## v3
Design alu_top, start of the top module:
module alu_top (
    input  logic        clk,
    input  logic [31:0] op1,
    input  logic [31:0] op2,
    input  logic [3:0]  alu_ctrl,
    output logic [31:0] alu_result,
    output logic        zero
    );
For scale: roughly 100 I/O pins.
==> flow/config.mk <==
export PLATFORM = sky130hd
export DESIGN_NAME = alu_top
export DESIGN_NICKNAME = alu_top
export VERILOG_FILES = /design/flow/design.v
export SDC_FILE = /design/flow/constraint.sdc
export NUM_CORES = 4
export LEC_CHECK = 0
export ABC_AREA = 1
export CAP_MARGIN = 20
export CORE_MARGIN = 2
export CORE_UTILIZATION = 71
export CTS_CLUSTER_SIZE = 10
export PLACE_DENSITY = 0.6
export SETUP_SLACK_MARGIN = 0.19
export SLEW_MARGIN = 20
==> flow/constraint.sdc <==
create_clock -name core_clock -period 1.34 [get_ports {clk}]
set_input_delay 0.2680 -clock core_clock [delete_from_list [all_inputs] [get_ports {clk}]]
set_output_delay 0.2680 -clock core_clock [all_outputs]
set_load 0.01 [all_outputs]
run.sh (not shown) runs the stock make flow with config.mk's settings and CLKGATE_MAP_FILE=.
Run status, v3: aborted in detailed placement (3_5_place_dp), error DPL-0033
### v3 -> v26
Settings: ABC_AREA: 1 -> unset; SETUP_SLACK_MARGIN: 0.19 -> unset; CORE_ASPECT_RATIO: unset -> 0.5; CORE_UTILIZATION: 71 -> 61; the clock period (ns, I/O delays scaled along): 1.34 -> 7.0.
Results
v3 → v26: synthesized-area fraction occupied by adder cells closely matched the old numbers, cell area after synthesis has decreased, area of the placeable core now sits higher. Looking at the reports, v26 completed the entire flow and the layout it produced met the timing, DRC and antenna checks. Going from v3 to v26, tally of unique sky130hd cells used after synthesis grew by 34; chip area in the Yosys report shrank by 160 sq um; final weighted congestion in routability-driven placement shrank by 5.3%.
Relative to v26, the following input files were edited for v10:
Settings: putting SETUP_SLACK_MARGIN at 0.19 where nothing was set; clearing CORE_ASPECT_RATIO, which used to be 0.5; putting ABC_AREA at 1 where nothing was set; swapping 61 for 71 in CORE_UTILIZATION; swapping 10 for 97 in CTS_CLUSTER_SIZE; swapping 7.0 for 1.34 in the clock period (ns, I/O delays scaled along).
--- outcome ---
The routability congestion estimate in v26 is 0.947 times that in v10.
v10 vs v26 on fraction of synthesized area in multiplexers: v10 is the lower one.
Diff v26 -> v10 | site row count | increase of 33%
Flop and latch count out of synthesis came out exactly the same in v26 and v10.
Looking only at synthesized cell count, and setting everything else aside, the lower value of v26 and v10 goes to v26.
In v10 relative to v26, area figure in the yosys stat output had gone up slightly.
Summary — die area, v10 relative to v26: lower, by 2800 sq um.
v10: it failed during detailed placement (3_5_place_dp), and the tool reported DPL-0033.
--- input diff v10..v20 ---
Settings: CTS_CLUSTER_SIZE no longer set, was 97; SETUP_SLACK_MARGIN no longer set, was 0.19; CORE_UTILIZATION now 40, was 71; ABC_AREA no longer set, was 1; the clock period (ns, I/O delays scaled along) now 6.09, was 1.34.
[summary]
v10 -> v20: y dimension of the die increased by more than a quarter. Yosys synthesis chip area: v20 lower than v10. Of v10 and v20, v20 shows the lower post-synthesis instance area, with v10 above it. Of v10 and v20, only v20 finishes the flow clean. Status: v10 FAILED at detailed placement (3_5_place_dp) (tool error).
Setup changes, v20 to v16
Settings: putting CTS_CLUSTER_SIZE at 34 where nothing was set; swapping 40 for 72 in CORE_UTILIZATION; swapping 0.6 for 0.65 in PLACE_DENSITY; swapping 6.09 for 4.7 in the clock period (ns, I/O delays scaled along).
Findings:
- v16 failed in global routing (5_1_grt) with GRT-0116.
- Clock buffer count from CTS came out exactly the same in v16 and v20.
- Vertical die dimension: lower on v16
- Note that the die size recorded for v20 amounts to 1.8 times the value seen in v16.
> inputs changed (v16 -> v57)
Settings: a change of CTS_CLUSTER_SIZE from 34 to 99; a change of PLACE_DENSITY from 0.65 to 0.37; a change of CORE_UTILIZATION from 72 to 66; an added ABC_AREA of 1; a change of the clock period (ns, I/O delays scaled along) from 4.7 to 3.56.
==> comparison <==
- The core area in v57 was higher than what v16 gave.
- Diff v16 -> v57 | count of buffers added by post-CTS timing repair for setup | decrease of 8
- Diff v57..v16 | clock sink count | unchanged
- Per the comparison of v57 with v16, floorplan row count shows an increase of 6.4%; worst setup slack after placement increased by 0.58 ns relative to the old numbers.
- Diff v16 -> v57: multiplexer area fraction after synthesis fell by 14 points, synthesized cell count now larger.
- v57 has netlist area before placement above what v16 had.
- Of v16 and v57, only v16 never reached the final stage.
- Layout checks on v57: not met. Flow itself completed; violations: setup timing.
- [v57] post-cts gate resize count fell 36 relative to v16
- v57 vs v16 — floorplan core density dropped 7.1 points.

---

Starting RTL as in the previous note.
clock: 1.31 ns
lec_check: 0
abc_area: 1
cap_margin: 20
core_margin: 2
core_utilization: 71
place_density: 0.6
setup_slack_margin: -0.13
slew_margin: 20
The baseline failed in 3_5_place_dp.
Then changed:
ABC_AREA = default   (was 1)
CAP_MARGIN = 5   (was 20)
CORE_UTILIZATION = 72   (was 71)
CTS_CLUSTER_DIAMETER = 317   (was default)
CTS_CLUSTER_SIZE = 34   (was default)
PLACE_DENSITY = 0.65   (was 0.6)
SETUP_SLACK_MARGIN = 1.32   (was -0.13)
clock period = 4.7 ns   (was 1.31 ns; I/O delays follow)
With this change the flow stopped in 5_1_grt.
Synthesized cell count drops by 27%.
Synthesized area drops by 1.3%.
Die size drops by 2.6%.
